==> sierra <==
// std_fp_smult_pipe
module std_fp_smult_pipe #(
    parameter WIDTH = 32,
    parameter INT_WIDTH = 16,
    parameter FRAC_WIDTH = 16
) (
    input  [WIDTH-1:0]              left,
    input  [WIDTH-1:0]              right,
    input  logic                    reset,
    input  logic                    go,
    input  logic                    clk,
    output logic [WIDTH-1:0]        out,
    output logic                    done
);
Settings: LEC_CHECK=0, CAP_MARGIN=20, CORE_MARGIN=2, CORE_UTILIZATION=40, SLEW_MARGIN=20; clock period 7.37 ns.
run.sh (not shown) runs the stock make flow with config.mk's settings and CLKGATE_MAP_FILE=.
==> nickel: changes against sierra <==
CAP_MARGIN = 30   (was 20)
CELL_PAD_IN_SITES_DETAIL_PLACEMENT = 1   (was not set)
MAX_ROUTING_LAYER = met4   (was not set)
SLEW_MARGIN = 15   (was 20)
TNS_END_PERCENT = 95   (was not set)
==> flow/constraint.sdc (replaced) <==
create_clock -name core_clock -period 7.59 [get_ports {clk}]
set_input_delay 1.5180 -clock core_clock [delete_from_list [all_inputs] [get_ports {clk}]]
set_output_delay 1.5180 -clock core_clock [all_outputs]
set_load 0.01 [all_outputs]
==> results <==
|  | nickel | sierra |
|---|---|---|
| Outcome | timing/DRC/antenna clean | timing/DRC/antenna clean |
| Final Skew | 0.0154 ns | 0.0106 ns |
| Initial drt markers | 1003 | 1035 |
| Critical Path RT | 7.91 ns | 7.67 ns |
| Launch point of the worst path | comp.rtmp[17]$_SDFF_PP0_ | comp.rtmp[5]$_SDFF_PP0_ |
| Clock Power Share | 0.200 | 0.180 |
| RR Startpoint | comp.rtmp[17]$_SDFF_PP0_ | comp.rtmp[5]$_SDFF_PP0_ |
| Total Power Consumption | 2.88 mW | 2.89 mW |
| Met2 wire length | 48600 um | 41700 um |
| Placed Area | 0.0351 sq mm | 0.0352 sq mm |
| Layout Cell Area excl Fill | 0.0355 sq mm | 0.0360 sq mm |
| Register-to-register path setup slack | 0.17 ns | 0.21 ns |
| Total power divided by cell area | 81.0 mW/mm^2 | 80.4 mW/mm^2 |
| Flop area | 0.00200 sq mm | 0.00201 sq mm |
| Flop+latch power | 0.620 mW | 0.636 mW |
| Routed Wire Length | 92800 um | 83300 um |
| Vias in the first global route | 26800 | 24200 |
| Clock buffer count in the final layout | 10 | 9 |

---

==> v16: inputs <==
==> flow/design.v <==
module std_fp_mult_pipe #(
    parameter WIDTH = 32,
    parameter INT_WIDTH = 16,
    parameter FRAC_WIDTH = 16,
    parameter SIGNED = 0
) (
    input  logic [WIDTH-1:0] left,
    input  logic [WIDTH-1:0] right,
    input  logic             go,
    input  logic             clk,
    input  logic             reset,
    output logic [WIDTH-1:0] out,
    output logic             done
);
  logic [WIDTH-1:0]          rtmp;
  logic [WIDTH-1:0]          ltmp;
  logic [(WIDTH << 1) - 1:0] out_tmp;
  logic done_buf[2:0];
  assign done = done_buf[2];
  assign out = out_tmp[(WIDTH << 1) - INT_WIDTH - 1 : WIDTH - INT_WIDTH];
  logic start;
  assign start = go & done_buf[0] == 0 & done_buf[1] == 0;
  always_ff @(posedge clk) begin
    if (start)
      done_buf[0] <= 1;
    else
      done_buf[0] <= 0;
  end
  always_ff @(posedge clk) begin
    if (go) begin
      done_buf[2] <= done_buf[1];
      done_buf[1] <= done_buf[0];
    end else begin
      done_buf[2] <= 0;
      done_buf[1] <= 0;
    end
  end
  always_ff @(posedge clk) begin
    if (reset) begin
      rtmp <= 0;
      ltmp <= 0;
      out_tmp <= 0;
    end else if (go) begin
      if (SIGNED) begin
        rtmp <= $signed(right);
        ltmp <= $signed(left);
        out_tmp <= $signed(
          { {WIDTH{ltmp[WIDTH-1]}}, ltmp} *
          { {WIDTH{rtmp[WIDTH-1]}}, rtmp}
        );
      end else begin
        rtmp <= right;
        ltmp <= left;
        out_tmp <= ltmp * rtmp;
      end
    end else begin
      rtmp <= 0;
      ltmp <= 0;
      out_tmp <= out_tmp;
    end
  end
endmodule
module std_fp_smult_pipe #(
    parameter WIDTH = 32,
    parameter INT_WIDTH = 16,
    parameter FRAC_WIDTH = 16
) (
    input  [WIDTH-1:0]              left,
    input  [WIDTH-1:0]              right,
    input  logic                    reset,
    input  logic                    go,
    input  logic                    clk,
    output logic [WIDTH-1:0]        out,
    output logic                    done
);
  std_fp_mult_pipe #(
    .WIDTH(WIDTH),
    .INT_WIDTH(INT_WIDTH),
    .FRAC_WIDTH(FRAC_WIDTH),
    .SIGNED(1)
  ) comp (
    .clk(clk),
    .done(done),
    .reset(reset),
    .go(go),
    .left(left),
    .right(right),
    .out(out)
  );
endmodule
==> flow/run.sh <==
#!/bin/bash
# the make line also repeats each setting of config.mk as NAME=value (left out here)
make -C /OpenROAD-flow-scripts/flow DESIGN_CONFIG=/design/flow/config.mk WORK_HOME=/design/flow/orfs CLKGATE_MAP_FILE= finish
==> flow/config.mk <==
export PLATFORM = sky130hd
export DESIGN_NAME = std_fp_smult_pipe
export DESIGN_NICKNAME = std_fp_smult_pipe
export VERILOG_FILES = /design/flow/design.v
export SDC_FILE = /design/flow/constraint.sdc
export NUM_CORES = 4
export LEC_CHECK = 0
export CAP_MARGIN = 0
export CELL_PAD_IN_SITES_DETAIL_PLACEMENT = 0
export CORE_MARGIN = 2
export CORE_UTILIZATION = 72
export CTS_CLUSTER_DIAMETER = 100
export CTS_CLUSTER_SIZE = 38
export GPL_ROUTABILITY_DRIVEN = 1
export PLACE_DENSITY = 0.63
export SETUP_SLACK_MARGIN = -0.45
export SLEW_MARGIN = 15
==> flow/constraint.sdc <==
create_clock -name core_clock -period 5.79 [get_ports {clk}]
set_input_delay 1.1580 -clock core_clock [delete_from_list [all_inputs] [get_ports {clk}]]
set_output_delay 1.1580 -clock core_clock [all_outputs]
set_load 0.01 [all_outputs]
==> v4: changes against v16 <==
==> flow/config.mk (replaced) <==
export PLATFORM = sky130hd
export DESIGN_NAME = std_fp_smult_pipe
export DESIGN_NICKNAME = std_fp_smult_pipe
export VERILOG_FILES = /design/flow/design.v
export SDC_FILE = /design/flow/constraint.sdc
export NUM_CORES = 4
export LEC_CHECK = 0
export CAP_MARGIN = 0
export CORE_MARGIN = 2
export CORE_UTILIZATION = 72
export PLACE_DENSITY = 0.67
export SETUP_SLACK_MARGIN = 0.9
export SLEW_MARGIN = 20
==> flow/constraint.sdc (replaced) <==
create_clock -name core_clock -period 7.5 [get_ports {clk}]
set_input_delay 1.5000 -clock core_clock [delete_from_list [all_inputs] [get_ports {clk}]]
set_output_delay 1.5000 -clock core_clock [all_outputs]
set_load 0.01 [all_outputs]
==> v25: changes against v16 <==
==> flow/config.mk (replaced) <==
export PLATFORM = sky130hd
export DESIGN_NAME = std_fp_smult_pipe
export DESIGN_NICKNAME = std_fp_smult_pipe
export VERILOG_FILES = /design/flow/design.v
export SDC_FILE = /design/flow/constraint.sdc
export NUM_CORES = 4
export LEC_CHECK = 0
export ABC_AREA = 1
export CAP_MARGIN = 0
export CORE_MARGIN = 2
export CORE_UTILIZATION = 40
export CTS_CLUSTER_DIAMETER = 332
export CTS_CLUSTER_SIZE = 46
export HOLD_SLACK_MARGIN = -0.07
export SLEW_MARGIN = 0
==> flow/constraint.sdc (replaced) <==
create_clock -name core_clock -period 7.5 [get_ports {clk}]
set_input_delay 1.5000 -clock core_clock [delete_from_list [all_inputs] [get_ports {clk}]]
set_output_delay 1.5000 -clock core_clock [all_outputs]
set_load 0.01 [all_outputs]
==> v12: changes against v16 <==
==> flow/config.mk (replaced) <==
export PLATFORM = sky130hd
export DESIGN_NAME = std_fp_smult_pipe
export DESIGN_NICKNAME = std_fp_smult_pipe
export VERILOG_FILES = /design/flow/design.v
export SDC_FILE = /design/flow/constraint.sdc
export NUM_CORES = 4
export LEC_CHECK = 0
export CAP_MARGIN = 20
export CELL_PAD_IN_SITES_DETAIL_PLACEMENT = 1
export CORE_MARGIN = 2
export CORE_UTILIZATION = 40
export CTS_CLUSTER_SIZE = 53
export SLEW_MARGIN = 20
==> flow/constraint.sdc (replaced) <==
create_clock -name core_clock -period 7.5 [get_ports {clk}]
set_input_delay 1.5000 -clock core_clock [delete_from_list [all_inputs] [get_ports {clk}]]
set_output_delay 1.5000 -clock core_clock [all_outputs]
set_load 0.01 [all_outputs]
==> results <==
| metric | v12 | v16 | v25 | v4 |
|---|---|---|---|---|
| Switching power summed over all nets | 1.273 mW | 2.058 mW | 1.269 mW | 1.518 mW |
| Total via count after detailed routing | 22660 | 26660 | 26270 | 25740 |
| Total wire length after detailed routing | 94760 um | 109400 um | 95550 um | 104100 um |
| Register cell area after layout | 0.002021 sq mm | 0.002078 sq mm | 0.001987 sq mm | 0.002141 sq mm |
| Post-synth top area share | 0.5281 | 0.5281 | 0.4975 | 0.5281 |
| Tap cells | 1050 | 585 | 1080 | 585 |
| Multi-input logic portion of the cell area | 0.7383 | 0.7095 | 0.6878 | 0.7301 |
| Combined global-route utilization of all metal layers | 0.2395 | 0.4341 | 0.2375 | 0.4415 |
| Data arrival time at the worst-slack endpoint | 7.63 ns | 7.89 ns | 7.52 ns | 7.72 ns |
| Starting density of the core | 0.4028 | 0.7343 | 0.4035 | 0.7343 |
| Worst slew pin tran | 0.8519 ns | 0.5880 ns | 0.9353 ns | 1.048 ns |
| Hold path startpoint | comp.done_buf[1] | comp.done_buf[0] | comp.done_buf[0] | comp.done_buf[0] |
| Result of the run | timing/DRC/antenna clean | failed layout checks | timing/DRC/antenna clean | timing/DRC/antenna clean |
| Reasons for failing layout checks | - | negative setup slack | - | - |
| Max Clock Freq | 136.6 MHz | 131.8 MHz | 138.5 MHz | 135.1 MHz |
| Met1 Routed Length | 37950 um | 33990 um | 38710 um | 33450 um |
| Switching share of power | 0.4487 | 0.4619 | 0.4599 | 0.4539 |
| Tmin final | 7.323 ns | 7.586 ns | 7.218 ns | 7.400 ns |
| Wirelength per Cell | 20.98 um | 25.34 um | 17.32 um | 24.98 um |
Power is estimated from default activity; no workload was simulated.
